==> inputs of 10-01 <==
==> flow/design.v <==
module uart_tx #(
    parameter BAUD_DIV = 434
) (
    input logic clk,
    input logic rst_n,
    input logic tx_start,
    input logic [7:0] data_in,
    output logic tx_busy,
    output logic tx
);
    logic [9:0] tx_shift;   
    logic [3:0] bit_count;
    logic [11:0] baud_counter;
    logic tx_active;
    always_ff @(posedge clk or negedge rst_n) begin
        if (!rst_n) begin
            tx_active <= 0;
            baud_counter <= 0;
            tx_busy <= 0;
            tx <= 1;   
        end else begin
            if (tx_start && !tx_active) begin
                tx_active <= 1;
                tx_shift <= {1'b1, data_in, 1'b0};   
                baud_counter <= BAUD_DIV;
                bit_count <= 0;
                tx_busy <= 1;
            end else if (tx_active) begin
                if (baud_counter == 0) begin
                    baud_counter <= BAUD_DIV;
                    tx <= tx_shift[0];   
                    tx_shift <= {1'b1, tx_shift[9:1]};   
                    bit_count <= bit_count + 1;
                    if (bit_count == 9) begin   
                        tx_active <= 0;
                        tx_busy <= 0;
                    end
                end else begin
                    baud_counter <= baud_counter - 1;
                end
            end
        end
    end
endmodule
module uart_rx #(
    parameter BAUD_DIV = 434   
) (
    input logic clk,
    input logic rst_n,
    input logic rx,
    output logic [7:0] data_out,
    output logic data_valid,
	 	output logic [7:0] leds
);
    logic [11:0] baud_counter;
    logic [3:0] bit_count;
    logic [7:0] rx_shift;
    logic rx_active;
    always_ff @(posedge clk or negedge rst_n) begin
        if (!rst_n) begin
            baud_counter <= 0;
            bit_count <= 0;
            rx_active <= 0;
            data_valid <= 0;
            rx_shift <= 8'b0;   
        end else begin
            if (!rx_active && !rx) begin
                rx_active <= 1;
                baud_counter <= BAUD_DIV / 2;
                bit_count <= 0;
                rx_shift <= 8'b0;   
            end else if (rx_active) begin
                if (baud_counter == 0) begin
                    baud_counter <= BAUD_DIV;
                    if (bit_count < 9) begin
                        rx_shift <= {rx, rx_shift[7:1]};   
                        bit_count <= bit_count + 1;
                    end else begin
                        rx_active <= 0;
                        data_out <= rx_shift;  
								leds <= rx_shift;
                        data_valid <= 1;
                    end
                end else begin
                    baud_counter <= baud_counter - 1;
                end
            end else begin
                data_valid <= 0;
            end
        end
    end
endmodule
module uart_edge_detection (
    input logic clk,           
    input logic rst_n,         
    input logic uart_rx,       
    output logic uart_tx,      
    output logic led_rx,       
    output logic led_tx,       
    output logic data_ready    
);
    parameter CLOCK_FREQ = 50000000;    
    parameter BAUD_RATE  = 115200;
    parameter BAUD_DIV   = CLOCK_FREQ / BAUD_RATE;
    parameter THRESHOLD  = 4;           
    logic [7:0] rx_data;
    logic rx_done;
    logic [7:0] processed_data;
    logic tx_start;
    logic tx_busy;
    logic [7:0] image_data [0:63];     
    logic [7:0] conv_result [0:35];    
    logic [5:0] rx_counter;            
    logic [5:0] tx_counter;            
    typedef enum logic [1:0] {IDLE, RECEIVE, PROCESS, SEND} state_t;
    state_t state, next_state;
    uart_rx #(
        .BAUD_DIV(BAUD_DIV)
    ) uart_receiver (
        .clk(clk),
        .rst_n(rst_n),
        .rx(uart_rx),
        .data_out(rx_data),
        .data_valid(rx_done)
    );
    uart_tx #(
        .BAUD_DIV(BAUD_DIV)
    ) uart_transmitter (
        .clk(clk),
        .rst_n(rst_n),
        .tx_start(tx_start),
        .data_in(processed_data),
        .tx_busy(tx_busy),
        .tx(uart_tx)
    );
    always_ff @(posedge clk or negedge rst_n) begin
        if (!rst_n)
            state <= IDLE;
        else
            state <= next_state;
    end
    always_comb begin
        case (state)
            IDLE:      next_state = (rx_done) ? RECEIVE : IDLE;
            RECEIVE:   next_state = (rx_counter == 6'd63 && rx_done) ? PROCESS : RECEIVE;
            PROCESS:   next_state = SEND;
            SEND:      next_state = (tx_counter == 6'd36 && !tx_busy) ? IDLE : SEND;
            default:   next_state = IDLE;
        endcase
    end
    always_ff @(posedge clk or negedge rst_n) begin
        if (!rst_n) begin
            rx_counter <= 6'd0;
        end else if ((state == IDLE || state == RECEIVE) && rx_done) begin
            image_data[rx_counter] <= rx_data;
            rx_counter <= rx_counter + 1;
        end else if (state == IDLE) begin
            rx_counter <= 6'd0;
        end
    end
    integer i, j, k, l;
    reg [3:0] sum;
    always_ff @(posedge clk or negedge rst_n) begin
        if (!rst_n) begin
            for (i = 0; i < 36; i = i + 1)
                conv_result[i] <= 8'd0;
        end else if (state == PROCESS) begin
            for (i = 0; i < 6; i = i + 1) begin
                for (j = 0; j < 6; j = j + 1) begin
                    sum = 0;
                    for (k = 0; k < 3; k = k + 1) begin
                        for (l = 0; l < 3; l = l + 1) begin
                            sum = sum + image_data[(i + k) * 8 + (j + l)][0];
                        end
                    end
                    conv_result[i * 6 + j] <= (sum >= THRESHOLD) ? 8'b1 : 8'b0;
                end
            end
        end
    end
    always_ff @(posedge clk or negedge rst_n) begin
        if (!rst_n) begin
            tx_counter <= 6'd0;
            tx_start <= 1'b0;
            processed_data <= 8'd0;
        end else if (state == SEND) begin
            if (!tx_busy && !tx_start) begin
                tx_start <= 1'b1;
                processed_data <= conv_result[tx_counter];
                tx_counter <= tx_counter + 1;
            end else if (tx_start && tx_busy) begin
                tx_start <= 1'b0;
            end
        end else begin
            tx_counter <= 6'd0;
            tx_start <= 1'b0;
        end
    end
    always_ff @(posedge clk or negedge rst_n) begin
        if (!rst_n) begin
            led_rx <= 1'b0;
            led_tx <= 1'b0;
            data_ready <= 1'b0;
        end else begin
            led_rx <= (state == RECEIVE) ? rx_done : 1'b0;
            led_tx <= (state == SEND) ? ~tx_busy : 1'b0;
            data_ready <= (state == SEND);  
        end
    end
endmodule
==> flow/run.sh <==
#!/bin/bash
# the make line also repeats each setting of config.mk as NAME=value (left out here)
make -C /OpenROAD-flow-scripts/flow DESIGN_CONFIG=/design/flow/config.mk WORK_HOME=/design/flow/orfs CLKGATE_MAP_FILE= finish
==> flow/config.mk <==
export PLATFORM = sky130hd
export DESIGN_NAME = uart_edge_detection
export DESIGN_NICKNAME = uart_edge_detection
export VERILOG_FILES = /design/flow/design.v
export SDC_FILE = /design/flow/constraint.sdc
export NUM_CORES = 4
export LEC_CHECK = 0
export CAP_MARGIN = 35
export CELL_PAD_IN_SITES_DETAIL_PLACEMENT = 0
export CELL_PAD_IN_SITES_GLOBAL_PLACEMENT = 0
export CORE_MARGIN = 2
export CORE_UTILIZATION = 72
export CTS_CLUSTER_DIAMETER = 240
export PLACE_DENSITY_LB_ADDON = 0.0
export SETUP_SLACK_MARGIN = 0.97
export SLEW_MARGIN = 20
==> flow/constraint.sdc <==
create_clock -name core_clock -period 3.37 [get_ports {clk}]
set_input_delay 0.6740 -clock core_clock [delete_from_list [all_inputs] [get_ports {clk}]]
set_output_delay 0.6740 -clock core_clock [all_outputs]
set_load 0.01 [all_outputs]
==> 05-02 (differences from 10-01) <==
Settings changed: CAP_MARGIN 35 to 20, CELL_PAD_IN_SITES_DETAIL_PLACEMENT 0 to default, CELL_PAD_IN_SITES_GLOBAL_PLACEMENT 0 to default, CORE_UTILIZATION 72 to 31, CTS_CLUSTER_DIAMETER 240 to default, PLACE_DENSITY_LB_ADDON 0.0 to default, SETUP_SLACK_MARGIN 0.97 to default.
==> flow/constraint.sdc (replaced) <==
create_clock -name core_clock -period 5.74 [get_ports {clk}]
set_input_delay 1.1480 -clock core_clock [delete_from_list [all_inputs] [get_ports {clk}]]
set_output_delay 1.1480 -clock core_clock [all_outputs]
set_load 0.01 [all_outputs]
==> 12-11 (differences from 10-01) <==
Settings changed: ABC_AREA from default to 1, CAP_MARGIN 35 to 20, CELL_PAD_IN_SITES_DETAIL_PLACEMENT 0 to default, CELL_PAD_IN_SITES_GLOBAL_PLACEMENT 0 to default, CTS_CLUSTER_DIAMETER 240 to default, CTS_CLUSTER_SIZE from default to 71, PLACE_DENSITY_LB_ADDON 0.0 to 0.2, SETUP_SLACK_MARGIN 0.97 to 0.48.
==> flow/constraint.sdc (replaced) <==
create_clock -name core_clock -period 3.2 [get_ports {clk}]
set_input_delay 0.6400 -clock core_clock [delete_from_list [all_inputs] [get_ports {clk}]]
set_output_delay 0.6400 -clock core_clock [all_outputs]
set_load 0.01 [all_outputs]
==> notes.org <==
* Implementation run

** Outcome
- Run status :: timing/DRC/antenna clean

** Critical path
- The largest single stage delay on the critical path is 0.55 ns.

** Placement
- In this run the cell area measured after placement is 0.0131 mm².

** Power
- Total power normalized to cell area comes to approximately 320 mW/mm².

** Floorplanning
- Core outline area :: ~0.017 mm²
- Core utilization before placement :: 0.733

** Detailed routing
- For this block, the initial DRC count from the detailed router was 850.
(the above is from 10-01)
==> notes.org <==
* Implementation run

** Outcome
- Run status :: timing/DRC/antenna clean

** Final layout
- Counting the clock-network buffers in the layout gives 21.

** Critical path
- Worst setup SP type :: flop
- Slowest Stage Delay on Critical Path :: 0.51 ns

** Placement
- Post-placement cell area :: between 0.01 and 0.015 mm²

** Floorplanning
- Core utilization before placement :: 0.316

** Detailed routing
- First-iteration detailed-routing DRC count :: 482
(the above is from 05-02)
==> notes.org <==
* Implementation run

** STA
- Post-layout worst setup margin :: -0.138 ns
- Setup violations, final :: 7

** Placement
- Post-placement cell area :: 0.0132 mm²

** Outcome
- The report lists the violated layout checks as setup timing.
- The run finished, with violations left.

** Floorplanning
- The total area inside the core boundary comes to between 0.015 and 0.02 mm².
- Core utilization before placement :: 0.736
(the above is from 12-11)
Power figures rest on the tool's default switching activity, not on a simulated workload.
